Design ALU, start of the top module:
module ALU (
    input Clk,
    input Reset,
    input [7:0] operand_A, operand_B,
    input [3:0] Sel,
    output [7:0] Out,
    output [3:0] Flag);
    reg [7:0] Result;
    reg [3:0] FlagCpy;
    reg [7:0] nResult;
    reg [3:0] nFlag;
    reg [8:0] extendResult;
    reg [15:0] extendResult1;
    assign Out = Result;
    assign Flag = FlagCpy;
    always @(*)
    begin
        nResult = Result;
        nFlag = FlagCpy;
        extendResult = 9'd0;
        extendResult1 = 16'd0;
        case(Sel)
            4'h0:
                begin
                    extendResult = operand_A + operand_B;
                    if(extendResult >> 8 == 1)
                        nFlag = nFlag | 4'b0010;
                    else
                        nResult = extendResult[7:0];
                end
            4'h1:
                begin
                    if(operand_A < operand_B)
                        nFlag = nFlag | 4'b1000;
                    else
                        nResult = operand_A - operand_B;
                end
            4'h2:
                begin
                    extendResult1 = operand_A * operand_B;
                    if(extendResult1 >> 8 != 0)
                        nFlag = nFlag | 4'b0100;
                    else
                        nResult = operand_A * operand_B;
                    if(nResult == 0)
                        nFlag = nFlag | 4'b0001;
                end
            4'h3:
                begin
                    if(operand_A < operand_B)
                        nFlag = nFlag | 4'b1000;
                    else if(operand_B == 0)
                        nResult = 8'hFF;
                    else
                        nResult = operand_A / operand_B;
                    if(nResult == 0)
                        nFlag = nFlag | 4'b0001;
                end
            4'h4:
                begin
                extendResult1 = operand_A << operand_B;
                if(operand_B > 8 || (operand_A==1&&operand_B==8))
                    nFlag = nFlag | 4'b0010;
                else
                    begin
  ...
export LEC_CHECK = 0
export CAP_MARGIN = 10
export CORE_ASPECT_RATIO = 0.5
export CORE_MARGIN = 2
export CORE_UTILIZATION = 30
export GPL_ROUTABILITY_DRIVEN = 0
export GPL_TIMING_DRIVEN = 1
export MAX_ROUTING_LAYER = met5
export PLACE_DENSITY = 0.65
export SETUP_SLACK_MARGIN = -0.9
export SLEW_MARGIN = 20
export TNS_END_PERCENT = 100
create_clock -name core_clock -period 17.0 [get_ports {Clk}]
run.sh (not shown) runs the stock make flow with config.mk's settings and CLKGATE_MAP_FILE=.
Change:
Settings changed: CORE_ASPECT_RATIO 0.5 to not set, CORE_UTILIZATION 30 to 72, GPL_ROUTABILITY_DRIVEN 0 to not set, HOLD_SLACK_MARGIN set to -0.1, PLACE_DENSITY 0.65 to 0.64, TNS_END_PERCENT 100 to 80.
Clock period 17.0 ns to 11.7 ns, I/O delays scaled along.
Effect:
- This time the run completed, yet does not pass: setup timing
- global-route usage goes up by 29 points
- hold slack degrades by 0.0034 ns
- sequential cell count stays the same
- sequential power rises by 41%
- clock skew hardly moves
Change:
Settings changed: CTS_CLUSTER_DIAMETER set to 25, SETUP_SLACK_MARGIN -0.9 to 2.34.
What happened:
- The changed run failed in global routing (5_1_grt) on GRT-0232
- die area does not change
- synthesized cell count stays the same
- synthesized area does not change
Change:
Settings changed: CORE_UTILIZATION 72 to 70, CTS_CLUSTER_DIAMETER 25 to not set, PLACE_DENSITY 0.64 to 0.65, SETUP_SLACK_MARGIN 2.34 to -0.62.
The changed run aborted during global routing (5_1_grt) (GRT-0232).
Area after synthesis stays the same.
Die area climbs by 2.7%.
Synthesized cell count does not change.

---

Starting RTL as in the previous note.
Settings: LEC_CHECK=0, ABC_AREA=1, CAP_MARGIN=5, CORE_MARGIN=2, CORE_UTILIZATION=70, CTS_CLUSTER_DIAMETER=40, CTS_CLUSTER_SIZE=72, SLEW_MARGIN=20, TNS_END_PERCENT=5; clock period 7.04 ns.
The baseline failed in global routing.
Change:
Settings changed: ABC_AREA 1 to unset, CAP_MARGIN 5 to 20, CORE_UTILIZATION 70 to 39, CTS_CLUSTER_DIAMETER 40 to unset, CTS_CLUSTER_SIZE 72 to unset, TNS_END_PERCENT 5 to unset.
Clock period 7.04 ns to 16.4 ns, I/O delays scaled along.
- The new run completed without violations
- die area increases by 62%
- synthesized area falls by 8.0%
- synthesized cell count goes down by 25%
Change:
Settings changed: CORE_UTILIZATION 39 to 58.
Clock period 16.4 ns to 13.0 ns, I/O delays scaled along.
After rerunning: The changed run completed without violations. Cell count fell by 1.3%. First-iteration DRC count rose by 9.1%. Final area rose by 11%.
Change:
Settings changed: ABC_AREA set to 1, CORE_UTILIZATION 58 to 72, CTS_CLUSTER_SIZE set to 99.
Clock period 13.0 ns to 11.9 ns, I/O delays scaled along.
Result: Now the flow produced a layout that fails on setup timing; total power came out higher by 12%; global-route usage is higher by 5.5 points; clock skew hardly moves; design area increases by 0.33%; die size falls by 12%.

---

Starting RTL as in the previous note.
// ALU
module ALU (
    input Clk,
    input Reset,
    input [7:0] operand_A, operand_B,
    input [3:0] Sel,
    output [7:0] Out,
    output [3:0] Flag);
    reg [7:0] Result;
    reg [3:0] FlagCpy;
    reg [7:0] nResult;
    reg [3:0] nFlag;
    reg [8:0] extendResult;
    reg [15:0] extendResult1;
    assign Out = Result;
    assign Flag = FlagCpy;
    always @(*)
    begin
        nResult = Result;
        nFlag = FlagCpy;
        extendResult = 9'd0;
        extendResult1 = 16'd0;
        case(Sel)
            4'h0:
                begin
                    extendResult = operand_A + operand_B;
                    if(extendResult >> 8 == 1)
                        nFlag = nFlag | 4'b0010;
                    else
                        nResult = extendResult[7:0];
                end
            4'h1:
                begin
                    if(operand_A < operand_B)
                        nFlag = nFlag | 4'b1000;
  ...
==> flow/config.mk <==
export PLATFORM = sky130hd
export DESIGN_NAME = ALU
export DESIGN_NICKNAME = ALU
export VERILOG_FILES = /design/flow/design.v
export SDC_FILE = /design/flow/constraint.sdc
export NUM_CORES = 4
export LEC_CHECK = 0
export ABC_AREA = 1
export CAP_MARGIN = 20
export CORE_ASPECT_RATIO = 0.5
export CORE_MARGIN = 2
export CORE_UTILIZATION = 72
export CTS_CLUSTER_DIAMETER = 400
export CTS_CLUSTER_SIZE = 98
export SLEW_MARGIN = 20
export TNS_END_PERCENT = 10
==> flow/constraint.sdc <==
create_clock -name core_clock -period 6.35 [get_ports {Clk}]
set_input_delay 1.2700 -clock core_clock [delete_from_list [all_inputs] [get_ports {Clk}]]
set_output_delay 1.2700 -clock core_clock [all_outputs]
set_load 0.01 [all_outputs]
The baseline stopped in global routing, error GRT-0116.
==> next run, changes <==
ABC_AREA = unset   (was 1)
CORE_ASPECT_RATIO = unset   (was 0.5)
CORE_UTILIZATION = 40   (was 72)
CTS_CLUSTER_DIAMETER = unset   (was 400)
CTS_CLUSTER_SIZE = unset   (was 98)
SETUP_SLACK_MARGIN = -0.84   (was unset)
TNS_END_PERCENT = unset   (was 10)
clock period = 13.0 ns   (was 6.35 ns; I/O delays follow)
After rerunning: Now the flow completed and failed the layout checks on negative setup slack. Die area grows by well over a third. Synthesized cell count shrinks by a quarter to a third. Synthesized area shrinks by a little under a tenth.
==> next run, changes <==
CORE_UTILIZATION = 66   (was 40)
CTS_CLUSTER_DIAMETER = 40   (was unset)
SETUP_SLACK_MARGIN = unset   (was -0.84)
clock period = 8.56 ns   (was 13.0 ns; I/O delays follow)
After rerunning:
- This time the run aborted during global routing with GRT-0232
- die size goes down by about 40%
- area after synthesis is unchanged
- synthesized cell count stays the same
==> next run, changes <==
CORE_UTILIZATION = 40   (was 66)
CTS_CLUSTER_DIAMETER = unset   (was 40)
clock period = 13.5 ns   (was 8.56 ns; I/O delays follow)
With this change the flow finished clean; die area goes up by 62%; area after synthesis does not change; synthesized cell count is unchanged.

---

ALU again, from the RTL that the note above started with.
Settings: LEC_CHECK=0, ABC_AREA=1, CAP_MARGIN=20, CORE_ASPECT_RATIO=1.47, CORE_MARGIN=2, CORE_UTILIZATION=72, CTS_CLUSTER_DIAMETER=205, CTS_CLUSTER_SIZE=98, PLACE_DENSITY=0.39, SLEW_MARGIN=20, TNS_END_PERCENT=10; clock period 12.3 ns.
Next try:
Settings changed: CORE_ASPECT_RATIO 1.47 to 0.7, CTS_CLUSTER_DIAMETER 205 to 400, PLACE_DENSITY 0.39 to 0.89, TNS_END_PERCENT 10 to unset.
Clock period 12.3 ns to 6.35 ns, I/O delays scaled along.
Result: The new run stopped in 5_1_grt, error GRT-0116; die size hardly moves; area after synthesis stays the same; synthesized cell count does not change.
Next try:
Settings changed: CORE_ASPECT_RATIO 0.7 to unset, CORE_UTILIZATION 72 to 58, CTS_CLUSTER_DIAMETER 400 to unset, CTS_CLUSTER_SIZE 98 to unset, PLACE_DENSITY 0.89 to unset, PLACE_DENSITY_LB_ADDON set to 0.06.
Clock period 6.35 ns to 9.28 ns, I/O delays scaled along.
What happened: The new run finished with negative setup slack left; area after synthesis does not change; die area rises by 23%; synthesized cell count is unchanged.
Next try:
Settings changed: ABC_AREA 1 to 0, CORE_UTILIZATION 58 to 68.
Clock period 9.28 ns to 11.5 ns, I/O delays scaled along.
This time the run never finished: it broke off in 5_1_grt (GRT-0116).
Die area went down by about a fifth.
Synthesized cell count decreases by a quarter to a third.
Area after synthesis drops by a little under a tenth.
Next try:
Settings changed: ABC_AREA 0 to unset, CELL_PAD_IN_SITES_GLOBAL_PLACEMENT set to 2, CORE_UTILIZATION 68 to 40, MIN_ROUTING_LAYER set to met2, PLACE_DENSITY_LB_ADDON 0.06 to unset.
Clock period 11.5 ns to 15.4 ns, I/O delays scaled along.
The changed run passed the timing, DRC and antenna checks.
Synthesized cell count is unchanged.
Die area came out higher by 67%.
Area after synthesis is unchanged.

---

The RTL this note starts from:
==> flow/design.v <==
module ALU (
    input Clk,
    input Reset,
    input [7:0] operand_A, operand_B,
    input [3:0] Sel,
    output [7:0] Out,
    output [3:0] Flag);
    reg [7:0] Result;
    reg [3:0] FlagCpy;
    reg [7:0] nResult;
    reg [3:0] nFlag;
    reg [8:0] extendResult;
    reg [15:0] extendResult1;
    assign Out = Result;
    assign Flag = FlagCpy;
    always @(*)
    begin
        nResult = Result;
        nFlag = FlagCpy;
        extendResult = 9'd0;
        extendResult1 = 16'd0;
        case(Sel)
            4'h0:
                begin
                    extendResult = operand_A + operand_B;
                    if(extendResult >> 8 == 1)
                        nFlag = nFlag | 4'b0010;
                    else
                        nResult = extendResult[7:0];
                end
            4'h1:
                begin
                    if(operand_A < operand_B)
                        nFlag = nFlag | 4'b1000;
                    else
                        nResult = operand_A - operand_B;
                end
            4'h2:
                begin
                    extendResult1 = operand_A * operand_B;
                    if(extendResult1 >> 8 != 0)
                        nFlag = nFlag | 4'b0100;
                    else
                        nResult = operand_A * operand_B;
                    if(nResult == 0)
                        nFlag = nFlag | 4'b0001;
                end
            4'h3:
                begin
                    if(operand_A < operand_B)
                        nFlag = nFlag | 4'b1000;
                    else if(operand_B == 0)
                        nResult = 8'hFF;
                    else
                        nResult = operand_A / operand_B;
                    if(nResult == 0)
                        nFlag = nFlag | 4'b0001;
                end
            4'h4:
                begin
                extendResult1 = operand_A << operand_B;
                if(operand_B > 8 || (operand_A==1&&operand_B==8))
                    nFlag = nFlag | 4'b0010;
                else
                    begin
                    extendResult1 = operand_A << operand_B;
                    if(extendResult1 << 8 != 0)
                        nFlag = nFlag | 4'b0010;
                    else
                        nResult = operand_A << operand_B;
                    end
                if(nResult == 0)
                    nFlag = nFlag | 4'b0001;
                end
            4'h5:
                begin
                nResult = operand_A >> operand_B;
                if(nResult == 0)
                    nFlag = nFlag | 4'b0001;
                if(operand_B > 8 || (operand_B == 8 && operand_A==1) || (operand_B==7&&(operand_A == 2 || operand_A==3)) || operand_B==6&&(operand_A<=7&&operand_A>=4) || operand_B==5&&(operand_A<=15&&operand_A>=8) || operand_B==4&&(operand_A<=31&&operand_A>=16))
                    nFlag = nFlag | 4'b1000;
                end
            4'h6:
                begin
                nResult = operand_A & operand_B;
                if(nResult == 0)
                    nFlag = nFlag | 1;
                end
            4'h7:
                begin
                nResult = operand_A | operand_B;
                if(nResult == 0)
                    nFlag = nFlag | 1;
                end
            4'h8:
                begin
                nResult = operand_A ^ operand_B;
                if(nResult == 0)
                    nFlag = nFlag | 1;
                end
            4'h9:
                begin
                nResult = ~(operand_A ^ operand_B);
                if(nResult == 0)
                    nFlag = nFlag | 1;
                end
            4'hA:
                begin
                nResult = ~(operand_A & operand_B);
                if(nResult == 0)
                    nFlag = nFlag | 1;
                end
            4'hB:
                begin
                nResult = ~(operand_A | operand_B);
                if(nResult == 0)
                    nFlag = nFlag | 1;
                end
            default:
                nResult = 8'h00;
        endcase
    end
    always @(posedge Clk, posedge Reset)
    begin
        if(Reset) begin
            Result <= 8'h00;
            FlagCpy <= 4'b0000;
        end else begin
            Result <= nResult;
            FlagCpy <= nFlag;
        end
    end
endmodule
Settings: LEC_CHECK=0, CAP_MARGIN=10, CORE_ASPECT_RATIO=0.5, CORE_MARGIN=2, CORE_UTILIZATION=30, GPL_TIMING_DRIVEN=1, MAX_ROUTING_LAYER=met5, PLACE_DENSITY=0.65, SETUP_SLACK_MARGIN=-0.9, SLEW_MARGIN=20, TNS_END_PERCENT=20; clock period 17.0 ns.
Next try:
Settings changed: CORE_ASPECT_RATIO 0.5 to unset, CORE_UTILIZATION 30 to 70, CTS_CLUSTER_DIAMETER set to 40, CTS_CLUSTER_SIZE set to 32, HOLD_SLACK_MARGIN set to -0.1, TNS_END_PERCENT 20 to 80.
Clock period 17.0 ns to 11.8 ns, I/O delays scaled along.
Effect: The new run finished with setup timing left. Worst setup slack degrades by 2.7 ns. Total power climbs by 77%. Core utilization is higher by 53 points. Sequential power rises by 44%. Non-clock buffer count came out higher by 77. Die size shrinks by about 56%. Register-to-register slack gets worse by 5.0 ns. Synthesized area is unchanged.
Next try:
Settings changed: CORE_ASPECT_RATIO set to 0.5, CORE_UTILIZATION 70 to 30, CTS_CLUSTER_DIAMETER 40 to unset, CTS_CLUSTER_SIZE 32 to unset, GPL_ROUTABILITY_DRIVEN set to 0, HOLD_SLACK_MARGIN -0.1 to 0.12, TNS_END_PERCENT 80 to 20.
Clock period 11.8 ns to 17.0 ns, I/O delays scaled along.
What happened: With this change the flow completed without violations. Routed wire length shrinks by a quarter to a third. Power shrinks by well over a third. Utilization shrinks by 53 points. Area after synthesis stays the same. Worst setup slack gains 2.2 ns.
Next try:
Settings changed: ABC_AREA set to 1, CAP_MARGIN 10 to 0, CELL_PAD_IN_SITES_GLOBAL_PLACEMENT set to 2, CORE_ASPECT_RATIO 0.5 to unset, CTS_CLUSTER_SIZE set to 47, GPL_ROUTABILITY_DRIVEN 0 to 1, GPL_TIMING_DRIVEN 1 to 0, HOLD_SLACK_MARGIN 0.12 to unset, MAX_ROUTING_LAYER met5 to met4, PLACE_DENSITY 0.65 to unset, PLACE_DENSITY_LB_ADDON set to 0.23, SETUP_SLACK_MARGIN -0.9 to 4.75, SLEW_MARGIN 20 to 25.
First-iteration DRC count decreases by 48%; routed wire length rises by 22%; setup slack improved by 4.1 ns; worst hold slack improves by 0.0046 ns; final area increases by 19%; global-route usage increases by 3.5 points; cell count rises by 32%; sequential share of layout area shrinks by 0.66 points; power went up by 16%; area after synthesis is higher by 8.6%.
Next try:
Settings changed: ABC_AREA 1 to unset, CAP_MARGIN 0 to 10, CELL_PAD_IN_SITES_GLOBAL_PLACEMENT 2 to unset, CTS_CLUSTER_DIAMETER set to 124, CTS_CLUSTER_SIZE 47 to 15, GPL_ROUTABILITY_DRIVEN 1 to unset, MAX_ROUTING_LAYER met4 to met5, PLACE_DENSITY_LB_ADDON 0.23 to 0.07, SETUP_SLACK_MARGIN 4.75 to unset, SLEW_MARGIN 25 to 20.
=>
- design area decreases by 15%
- register-to-register slack is worse by 0.11 ns
- worst setup slack is worse by 3.6 ns
- die size decreases by 7.8%
- first-iteration DRC count increases by 29%
- critical path depth decreases by 19
- synthesized area decreases by 8.0%
Power is estimated from default activity; no workload was simulated.
